## ether_echo
module ether_echo
  (
   input wire         clk,
   input wire         reset,
   input wire [127:0] rx_dataout0,
   input wire [127:0] rx_dataout1,
   input wire [127:0] rx_dataout2,
   input wire [127:0] rx_dataout3,
   input wire         rx_enaout0,
   input wire         rx_sopout0,
   input wire         rx_eopout0,
   input wire         rx_eopout1,
   input wire         rx_eopout2,
   input wire         rx_eopout3,
   input wire [3:0]   rx_mtyout0,
   input wire [3:0]   rx_mtyout1,
   input wire [3:0]   rx_mtyout2,
   input wire [3:0]   rx_mtyout3,
   output wire [511:0] send_data,
   output wire         send_valid,
   output wire         send_sop,
   output wire         send_eop,
   output wire [7:0]   send_mty,
   output wire         tx_kick,
   output wire [13:0]  tx_bytes,
   input wire          cmac_busy,
   input wire          cmac_done,
   input wire          cmac_tx_rdy
   );
Size in the first run: roughly 8,200 cells after synthesis, roughly 2,000 flip-flops, roughly 1,100 I/O pins, about 0.075 mm^2 of cells after synthesis.
clock: 3.21 ns
lec_check: 0
abc_area: 0
cap_margin: 25
core_margin: 9
core_utilization: 45
cts_cluster_diameter: 45
gpl_routability_driven: 0
max_routing_layer: met4
setup_slack_margin: -0.05
slew_margin: 20
tns_end_percent: 75
run.sh (not shown) runs the stock make flow with config.mk's settings and CLKGATE_MAP_FILE=.
Rerun with:
==> flow/config.mk (replaced) <==
export PLATFORM = sky130hd
export DESIGN_NAME = ether_echo
export DESIGN_NICKNAME = ether_echo
export VERILOG_FILES = /design/flow/design.v
export SDC_FILE = /design/flow/constraint.sdc
export NUM_CORES = 4
export LEC_CHECK = 0
export CAP_MARGIN = 20
export CORE_MARGIN = 2
export CORE_UTILIZATION = 72
export CTS_CLUSTER_DIAMETER = 378
export SETUP_SLACK_MARGIN = 0.53
export SLEW_MARGIN = 20
==> flow/constraint.sdc (replaced) <==
create_clock -name core_clock -period 2.02 [get_ports {clk}]
set_input_delay 0.4040 -clock core_clock [delete_from_list [all_inputs] [get_ports {clk}]]
set_output_delay 0.4040 -clock core_clock [all_outputs]
set_load 0.01 [all_outputs]
After rerunning: This time the run stopped in clock tree synthesis; die area went down by about 40%; area after synthesis stays the same; synthesized cell count is unchanged.
Rerun with:
--- a/flow/config.mk
+++ b/flow/config.mk
@@ -9,5 +9,6 @@
 export CORE_MARGIN = 2
-export CORE_UTILIZATION = 72
-export CTS_CLUSTER_DIAMETER = 378
-export SETUP_SLACK_MARGIN = 0.53
+export CORE_UTILIZATION = 68
+export CTS_CLUSTER_DIAMETER = 381
+export CTS_CLUSTER_SIZE = 31
+export SETUP_SLACK_MARGIN = -0.25
 export SLEW_MARGIN = 20
==> flow/constraint.sdc (replaced) <==
create_clock -name core_clock -period 3.2 [get_ports {clk}]
set_input_delay 0.6400 -clock core_clock [delete_from_list [all_inputs] [get_ports {clk}]]
set_output_delay 0.6400 -clock core_clock [all_outputs]
set_load 0.01 [all_outputs]
The changed run ran to the end with no violations; synthesized area does not change; synthesized cell count does not change; die size rises by 5.8%.
Rerun with:
--- a/flow/config.mk
+++ b/flow/config.mk
@@ -8,7 +8,10 @@
 export CAP_MARGIN = 20
+export CORE_ASPECT_RATIO = 0.5
 export CORE_MARGIN = 2
-export CORE_UTILIZATION = 68
-export CTS_CLUSTER_DIAMETER = 381
-export CTS_CLUSTER_SIZE = 31
-export SETUP_SLACK_MARGIN = -0.25
+export CORE_UTILIZATION = 72
+export CTS_CLUSTER_DIAMETER = 396
+export CTS_CLUSTER_SIZE = 97
+export PLACE_DENSITY = 0.36
+export SETUP_SLACK_MARGIN = 0.3
 export SLEW_MARGIN = 20
+export TNS_END_PERCENT = 5
==> flow/constraint.sdc (replaced) <==
create_clock -name core_clock -period 1.68 [get_ports {clk}]
set_input_delay 0.3360 -clock core_clock [delete_from_list [all_inputs] [get_ports {clk}]]
set_output_delay 0.3360 -clock core_clock [all_outputs]
set_load 0.01 [all_outputs]
After rerunning: This time the run died in global routing (ODB-0269); die size went down by a few percent; synthesized cell count is unchanged; synthesized area is unchanged.


ether_echo again, from the RTL that the note above started with.
clock: 4.0 ns
lec_check: 0
cap_margin: 20
cell_pad_in_sites_global_placement: 3
core_aspect_ratio: 0.73
core_margin: 2
core_utilization: 52
cts_cluster_size: 55
gpl_timing_driven: 0
hold_slack_margin: 0.12
place_density_lb_addon: 0.21
slew_margin: 15
The baseline never finished: it broke off in global placement without I/O (FLW-0024).
Change:
Settings changed: CELL_PAD_IN_SITES_GLOBAL_PLACEMENT 3 to unset, CORE_ASPECT_RATIO 0.73 to unset, CORE_UTILIZATION 52 to 70, CTS_CLUSTER_DIAMETER set to 214, CTS_CLUSTER_SIZE 55 to 15, GPL_TIMING_DRIVEN 0 to unset, HOLD_SLACK_MARGIN 0.12 to unset, PLACE_DENSITY_LB_ADDON 0.21 to unset, SETUP_SLACK_MARGIN set to -0.17, SLEW_MARGIN 15 to 20.
Clock period 4.0 ns to 2.8 ns, I/O delays scaled along.
What happened: The new run finished but fails on setup timing; synthesized area stays the same; die area fell by a quarter to a third; synthesized cell count is unchanged.
Change:
Settings changed: CORE_UTILIZATION 70 to 40, CTS_CLUSTER_DIAMETER 214 to unset, CTS_CLUSTER_SIZE 15 to unset, SETUP_SLACK_MARGIN -0.17 to unset.
Clock period 2.8 ns to 4.0 ns, I/O delays scaled along.
Now the flow completed with no timing, DRC or antenna violations; area after synthesis is unchanged; synthesized cell count stays the same; global-route usage came out lower by 23 points; critical path depth grows by 13; final area climbs by about 1.9%; die size grows by 74%; setup slack gains 0.91 ns; power shrinks by 19%; routed wire length drops by about 8%; hold slack gets better by 0.31 ns.
Change:
Clock period 4.0 ns to 3.02 ns, I/O delays scaled along.
Effect: The new run ran to the end with no violations; final cell count is higher by 1.1%; non-clock buffer count is higher by 133; final area came out higher by 1.3%; die area stays the same; utilization grows by 0.69 points; via count climbs by 0.31%.
Change:
Settings changed: CORE_UTILIZATION 40 to 31.
Clock period 3.02 ns to 3.64 ns, I/O delays scaled along.
Count of clock-buffer cells in the layout came out lower by 6.
Clock skew climbs by 0.068 ns.
Total power falls by about 16%.
Sequential share of layout area fell by 0.41 points.
Setup slack gains 0.15 ns.


run A:
Starting RTL as in the previous note.
Settings: LEC_CHECK=0, ABC_AREA=1, CAP_MARGIN=5, CORE_MARGIN=2, CORE_UTILIZATION=72, CTS_CLUSTER_DIAMETER=311, CTS_CLUSTER_SIZE=74, MAX_ROUTING_LAYER=met4, PLACE_DENSITY=0.65, SLEW_MARGIN=20; clock period 2.18 ns.
Run A: it failed with a tool error in detailed routing, so there are no final results.
Edits applied to the flow inputs when going from run A to run B:
# run A
export LEC_CHECK = 0
export ABC_AREA = 1
export CAP_MARGIN = 5
export CORE_MARGIN = 2
export CORE_UTILIZATION = 72
export CTS_CLUSTER_DIAMETER = 311
export CTS_CLUSTER_SIZE = 74
export MAX_ROUTING_LAYER = met4
export PLACE_DENSITY = 0.65
export SLEW_MARGIN = 20
create_clock -name core_clock -period 2.18 [get_ports {clk}]
# run B
export LEC_CHECK = 0
export CAP_MARGIN = 20
export CORE_MARGIN = 2
export CORE_UTILIZATION = 58
export SLEW_MARGIN = 20
create_clock -name core_clock -period 2.02 [get_ports {clk}]
## What came out
The flow for run B finished, though final verification flagged negative setup slack. Against run A, average cell area after synthesis in run B rose by more than 10%. For post-synth tally of flip-flops with integrated enable, run B and run A come out practically identical. Total routing usage reported by global routing for run B is lower than for run A. Met1 usage in global routing: run B < run A. Changes observed in run B relative to run A: number of gates given a new drive strength after cts saw a decrease; cell count after synthesis went down; synthesized area decreased 3.6%. Run B vs run A — weighted congestion at the end of routability-driven global placement dropped by a few percent. [run B] yosys synthesis chip area fell 3.6% relative to run A.
Edits applied to the flow inputs when going from run B to run C:
# run B
export LEC_CHECK = 0
export CAP_MARGIN = 20
export CORE_MARGIN = 2
export CORE_UTILIZATION = 58
export SLEW_MARGIN = 20
create_clock -name core_clock -period 2.02 [get_ports {clk}]
# run C
export LEC_CHECK = 0
export ABC_AREA = 1
export CAP_MARGIN = 5
export CORE_MARGIN = 2
export CORE_UTILIZATION = 72
export CTS_CLUSTER_DIAMETER = 311
export CTS_CLUSTER_SIZE = 74
export MAX_ROUTING_LAYER = met4
export SLEW_MARGIN = 20
create_clock -name core_clock -period 2.18 [get_ports {clk}]
Findings:
Status: run C FAILED at detailed routing (tool error). Diff run B -> run C: number of instances in the synthesized netlist rose 1592; area after synthesis rose about 3.7%; floorplan die width fell 8.5%; die size fell about 16%; global-route usage rose 12 points. From run B to run C the numbers moved as follows: initial antenna violation count decreased 9, floorplan utilization grew by 14 points, count of unique library cells instantiated by Yosys down 16. Against run B, chip area estimate from yosys synthesis in run C rose by a few percent. Run B has higher area fraction in mux cells than run C.


ether_echo again, from the RTL that the note above started with.
Settings: LEC_CHECK=0, CAP_MARGIN=20, CORE_MARGIN=2, CORE_UTILIZATION=71, CTS_CLUSTER_DIAMETER=214, CTS_CLUSTER_SIZE=15, SETUP_SLACK_MARGIN=0.7, SLEW_MARGIN=20, TNS_END_PERCENT=75; clock period 2.68 ns.
The first run never finished: it broke off in global routing with GRT-0116.
Next try:
- CORE_UTILIZATION: 71 -> 40
- CTS_CLUSTER_DIAMETER: 214 -> not set
- CTS_CLUSTER_SIZE: 15 -> not set
- SETUP_SLACK_MARGIN: 0.7 -> not set
- TNS_END_PERCENT: 75 -> not set
- clock period: 2.68 -> 3.64 ns (I/O delays scaled with it)
After rerunning: The changed run completed without violations. Die size went up by about 80%. Synthesized cell count is unchanged. Synthesized area does not change.
Next try:
- CORE_UTILIZATION: 40 -> 68
- CTS_CLUSTER_DIAMETER: not set -> 381
- CTS_CLUSTER_SIZE: not set -> 31
- SETUP_SLACK_MARGIN: not set -> -0.22
- clock period: 3.64 -> 3.23 ns (I/O delays scaled with it)
Result: The changed run finished with timing, DRC and antenna clean. Count of clock-buffer cells in the layout falls by 220. Global-route usage grows by 17 points. Non-clock buffer count climbs by 60. Power goes down by about a fifth. Utilization rose by 31 points.
Next try:
- CORE_UTILIZATION: 68 -> 66
- CTS_CLUSTER_DIAMETER: 381 -> not set
- CTS_CLUSTER_SIZE: 31 -> 14
- SETUP_SLACK_MARGIN: -0.22 -> not set
- clock period: 3.23 -> 2.71 ns (I/O delays scaled with it)
What happened: Now the flow finished but failed the layout checks on setup timing. Power increases by 52%. Worst setup slack is worse by 0.50 ns. Wire length came out higher by 6.0%. Area after synthesis stays the same. Via count increases by 4.0%. Register-to-register slack got worse by 0.50 ns. Hold slack got worse by 0.14 ns.
Next try:
- CORE_UTILIZATION: 66 -> 65
- CTS_CLUSTER_SIZE: 14 -> not set
- SETUP_SLACK_MARGIN: not set -> 0.67
- clock period: 2.71 -> 4.0 ns (I/O delays scaled with it)
What happened: This time the run produced a clean layout. Routed wire length drops by 2.5%. Global-route usage drops by 1.2 points. Clock skew climbs by 0.011 ns. Clock power drops by 33%. Core utilization drops by 2.1 points. Sequential power drops by 32%. Area after synthesis stays the same. Hold slack gets better by 0.24 ns. Power drops by 33%.
Power and IR drop assume default switching activity.
